==> inputs of run a <==
## a_filter_reference_32x11
module a_filter_reference_32x11(
    input [31:0] x_in,
    input clk,
    input [5:0] reset,
    output [31:0] y_out);
clock: 6.45 ns
lec_check: 0
abc_area: 1
cap_margin: 15
core_aspect_ratio: 0.83
core_margin: 2
core_utilization: 46
cts_cluster_size: 85
gpl_routability_driven: 0
gpl_timing_driven: 1
setup_slack_margin: -0.16
slew_margin: 15
run.sh (not shown) runs the stock make flow with config.mk's settings and CLKGATE_MAP_FILE=.
==> inputs of run b, as changes to run a <==
- ABC_AREA: 1 -> unset
- CAP_MARGIN: 15 -> 20
- CORE_ASPECT_RATIO: 0.83 -> unset
- CORE_UTILIZATION: 46 -> 66
- CTS_CLUSTER_SIZE: 85 -> unset
- GPL_ROUTABILITY_DRIVEN: 0 -> unset
- GPL_TIMING_DRIVEN: 1 -> unset
- SETUP_SLACK_MARGIN: -0.16 -> unset
- SLEW_MARGIN: 15 -> 20
==> flow/constraint.sdc (replaced) <==
create_clock -name core_clock -period 7.46 [get_ports {clk}]
set_input_delay 1.4920 -clock core_clock [delete_from_list [all_inputs] [get_ports {clk}]]
set_output_delay 1.4920 -clock core_clock [all_outputs]
set_load 0.01 [all_outputs]
==> inputs of run c, as changes to run a <==
- CAP_MARGIN: 15 -> 20
- CORE_ASPECT_RATIO: 0.83 -> unset
- CORE_UTILIZATION: 46 -> 72
- CTS_CLUSTER_SIZE: 85 -> unset
- GPL_ROUTABILITY_DRIVEN: 0 -> unset
- GPL_TIMING_DRIVEN: 1 -> unset
- PLACE_DENSITY_LB_ADDON: unset -> 0.06
- SETUP_SLACK_MARGIN: -0.16 -> unset
- SLEW_MARGIN: 15 -> 20
==> flow/constraint.sdc (replaced) <==
create_clock -name core_clock -period 7.43 [get_ports {clk}]
set_input_delay 1.4860 -clock core_clock [delete_from_list [all_inputs] [get_ports {clk}]]
set_output_delay 1.4860 -clock core_clock [all_outputs]
set_load 0.01 [all_outputs]
==> comparison table <==
                                                                                   run b                   run c                        run a
Combinational cell area excluding buffers and inverters                        40500 um2                       -                    48300 um2
Worst path depth                                                                      31                       -                           28
Cell with the biggest individual delay on the critical path                         fa_1                       -                         fa_1
Crit. End Element                                                            output port                       -                  output port
TritonCTS clock tree                                                                done                       -                         done
Clock buf count                                                                       68                       -                           86
Largest cell class by area                                           combinational gates                       -          combinational gates
Area of the synthesized netlist per yosys stat                                 55300 um2               63300 um2                    63300 um2
Worst hold path stage count                                                            2                       -                            2
Result of the run                                               finished with violations  stopped before the end     finished with violations
Last stage reached                                                                     -          global routing                            -
Reasons for failing layout checks                                           setup timing                       -                 setup timing
Layout non-clock buf frac                                                          5.29%                       -                        9.36%
Htree depth                                                                            2                       2                            3
Endpoint of the worst hold path                              sixth_stage.Samples_in2[30]                       -  fifth_stage.Samples_in2[31]
Top Metal Used                                                                      met4                       -                         met4
Critical path data required time                                                 5970 ps                       -                      5160 ps
CP startpoint                                                 sixth_stage.Samples_out[9]                       -  sixth_stage.Samples_out[18]
Worst slew margin relative to its limit                                            26.5%                       -                        19.9%


==> inputs of 02-11 <==
Starting RTL as in the previous note.
export LEC_CHECK = 0
export ABC_AREA = 1
export CAP_MARGIN = 25
export CELL_PAD_IN_SITES_DETAIL_PLACEMENT = 0
export CELL_PAD_IN_SITES_GLOBAL_PLACEMENT = 0
export CORE_ASPECT_RATIO = 0.98
export CORE_MARGIN = 2
export CORE_UTILIZATION = 40
export CTS_CLUSTER_DIAMETER = 33
export CTS_CLUSTER_SIZE = 48
export GPL_ROUTABILITY_DRIVEN = 0
export MAX_ROUTING_LAYER = met4
export MIN_ROUTING_LAYER = met2
export SLEW_MARGIN = 20
export TNS_END_PERCENT = 95
create_clock -name core_clock -period 6.39 [get_ports {clk}]
==> 10-23: changes against 02-11 <==
- CAP_MARGIN: 25 -> 20
- CELL_PAD_IN_SITES_DETAIL_PLACEMENT: 0 -> unset
- CELL_PAD_IN_SITES_GLOBAL_PLACEMENT: 0 -> unset
- CORE_ASPECT_RATIO: 0.98 -> 0.92
- CORE_UTILIZATION: 40 -> 72
- CTS_CLUSTER_DIAMETER: 33 -> unset
- CTS_CLUSTER_SIZE: 48 -> 90
- GPL_ROUTABILITY_DRIVEN: 0 -> unset
- MIN_ROUTING_LAYER: met2 -> unset
- PLACE_DENSITY: unset -> 0.67
- TNS_END_PERCENT: 95 -> unset
==> flow/constraint.sdc (replaced) <==
create_clock -name core_clock -period 7.46 [get_ports {clk}]
set_input_delay 1.4920 -clock core_clock [delete_from_list [all_inputs] [get_ports {clk}]]
set_output_delay 1.4920 -clock core_clock [all_outputs]
set_load 0.01 [all_outputs]
==> 03-10: changes against 02-11 <==
- ABC_AREA: 1 -> unset
- CAP_MARGIN: 25 -> 20
- CELL_PAD_IN_SITES_DETAIL_PLACEMENT: 0 -> unset
- CELL_PAD_IN_SITES_GLOBAL_PLACEMENT: 0 -> unset
- CORE_ASPECT_RATIO: 0.98 -> unset
- CORE_UTILIZATION: 40 -> 9
- CTS_CLUSTER_DIAMETER: 33 -> unset
- CTS_CLUSTER_SIZE: 48 -> unset
- GPL_ROUTABILITY_DRIVEN: 0 -> unset
- MAX_ROUTING_LAYER: met4 -> unset
- MIN_ROUTING_LAYER: met2 -> unset
- TNS_END_PERCENT: 95 -> unset
==> flow/constraint.sdc (replaced) <==
create_clock -name core_clock -period 9.92 [get_ports {clk}]
set_input_delay 1.9840 -clock core_clock [delete_from_list [all_inputs] [get_ports {clk}]]
set_output_delay 1.9840 -clock core_clock [all_outputs]
set_load 0.01 [all_outputs]
==> summary.txt <==
Post-DP HPWL: 171,000 microns
DIE WIDTH: 313 microns
Synthesized area: 63,300 sq um
Postcts setup bufs: 34
Last stage reached: 5_1_grt
Syn Nets: 10,200
Cell Area, Placed: 65,900 sq um
Total die size: 90,300 sq um
Status: stopped before the end
Adder share: 35.9%
Post-Place Setup Slack: -0.177 ns
CTS-repair resized insts: 388
Top-area cell share: 22.3%
Post-synthesis xor/xnor area fraction: 5.39%
Mux cell area share: 0%
Syn_area_per_cell: 7.37 sq um
Top cells, area: ha_1 (22%), dfxtp_1 (17%), fa_1 (14%)
[end of results for 10-23]
==> summary.txt <==
Status: timing/DRC/antenna clean
Post-DP HPWL: 100,000 microns
Post-synthesis xor/xnor area fraction: 5.79%
Post-Place Setup Slack: 0.465 ns
CTS-repair resized insts: 10
Syn_area_per_cell: 8.70 sq um
Total die size: 621,000 sq um
Adder share: 41.1%
[end of results for 03-10]
==> summary.txt <==
Post-DP HPWL: 163,000 microns
Last stage reached: 5_1_grt
Cell Area, Placed: 70,900 sq um
Postcts setup bufs: 79
DIE WIDTH: 406 microns
Post-Place Setup Slack: -1.01 ns
Mux cell area share: 0%
Run Error: [ERROR GRT-0232] Routing congestion too high. Check the congestion heatmap in the GUI.
Post-synthesis xor/xnor area fraction: 5.39%
CTS-repair resized insts: 614
Top-area cell share: 22.3%
Status: stopped before the end
Top cells, area: ha_1 (22%), dfxtp_1 (17%), fa_1 (14%)
[end of results for 02-11]


==> 05-04 <==
Starting RTL as in the previous note.
==> flow/design.v (excerpt) <==
module a_filter_reference_32x11(
    input [31:0] x_in,
    input clk,
    input [5:0] reset,
    output [31:0] y_out);
==> flow/config.mk <==
export PLATFORM = sky130hd
export DESIGN_NAME = a_filter_reference_32x11
export DESIGN_NICKNAME = a_filter_reference_32x11
export VERILOG_FILES = /design/flow/design.v
export SDC_FILE = /design/flow/constraint.sdc
export NUM_CORES = 4
export LEC_CHECK = 0
export ABC_AREA = 1
export CAP_MARGIN = 20
export CELL_PAD_IN_SITES_GLOBAL_PLACEMENT = 3
export CORE_ASPECT_RATIO = 1.52
export CORE_MARGIN = 2
export CORE_UTILIZATION = 46
export CTS_CLUSTER_DIAMETER = 79
export CTS_CLUSTER_SIZE = 85
export GPL_ROUTABILITY_DRIVEN = 0
export GPL_TIMING_DRIVEN = 1
export MAX_ROUTING_LAYER = met4
export SLEW_MARGIN = 15
export TNS_END_PERCENT = 55
==> flow/constraint.sdc <==
create_clock -name core_clock -period 6.45 [get_ports {clk}]
set_input_delay 1.2900 -clock core_clock [delete_from_list [all_inputs] [get_ports {clk}]]
set_output_delay 1.2900 -clock core_clock [all_outputs]
set_load 0.01 [all_outputs]
==> inputs of 03-21, as changes to 05-04 <==
Settings changed: CAP_MARGIN 20 to 30, CELL_PAD_IN_SITES_GLOBAL_PLACEMENT 3 to default, CORE_ASPECT_RATIO 1.52 to 0.83, CORE_UTILIZATION 46 to 56, CTS_CLUSTER_DIAMETER 79 to 360, CTS_CLUSTER_SIZE 85 to 15, GPL_TIMING_DRIVEN 1 to 0, MAX_ROUTING_LAYER met4 to default, SETUP_SLACK_MARGIN from default to -0.16, SLEW_MARGIN 15 to 20, TNS_END_PERCENT 55 to default.
==> inputs of 01-27, as changes to 05-04 <==
Settings changed: CELL_PAD_IN_SITES_GLOBAL_PLACEMENT 3 to default, CORE_ASPECT_RATIO 1.52 to default, CORE_UTILIZATION 46 to 72, CTS_CLUSTER_DIAMETER 79 to default, CTS_CLUSTER_SIZE 85 to 90, GPL_ROUTABILITY_DRIVEN 0 to default, GPL_TIMING_DRIVEN 1 to default, PLACE_DENSITY from default to 0.67, SETUP_SLACK_MARGIN from default to 1.93, SLEW_MARGIN 15 to 20, TNS_END_PERCENT 55 to default.
==> flow/constraint.sdc (replaced) <==
create_clock -name core_clock -period 7.46 [get_ports {clk}]
set_input_delay 1.4920 -clock core_clock [delete_from_list [all_inputs] [get_ports {clk}]]
set_output_delay 1.4920 -clock core_clock [all_outputs]
set_load 0.01 [all_outputs]
==> comparison <==
Die area, highest first: 05-04, 03-21, 01-27. 01-27 did not get past global routing on ODB-0269. 03-21 finished but fails on setup timing. 05-04 never finished: it broke off in global placement without I/O. Synthesized cell count is the same in 03-21 and 05-04. Area after synthesis is the same in 03-21 and 05-04.
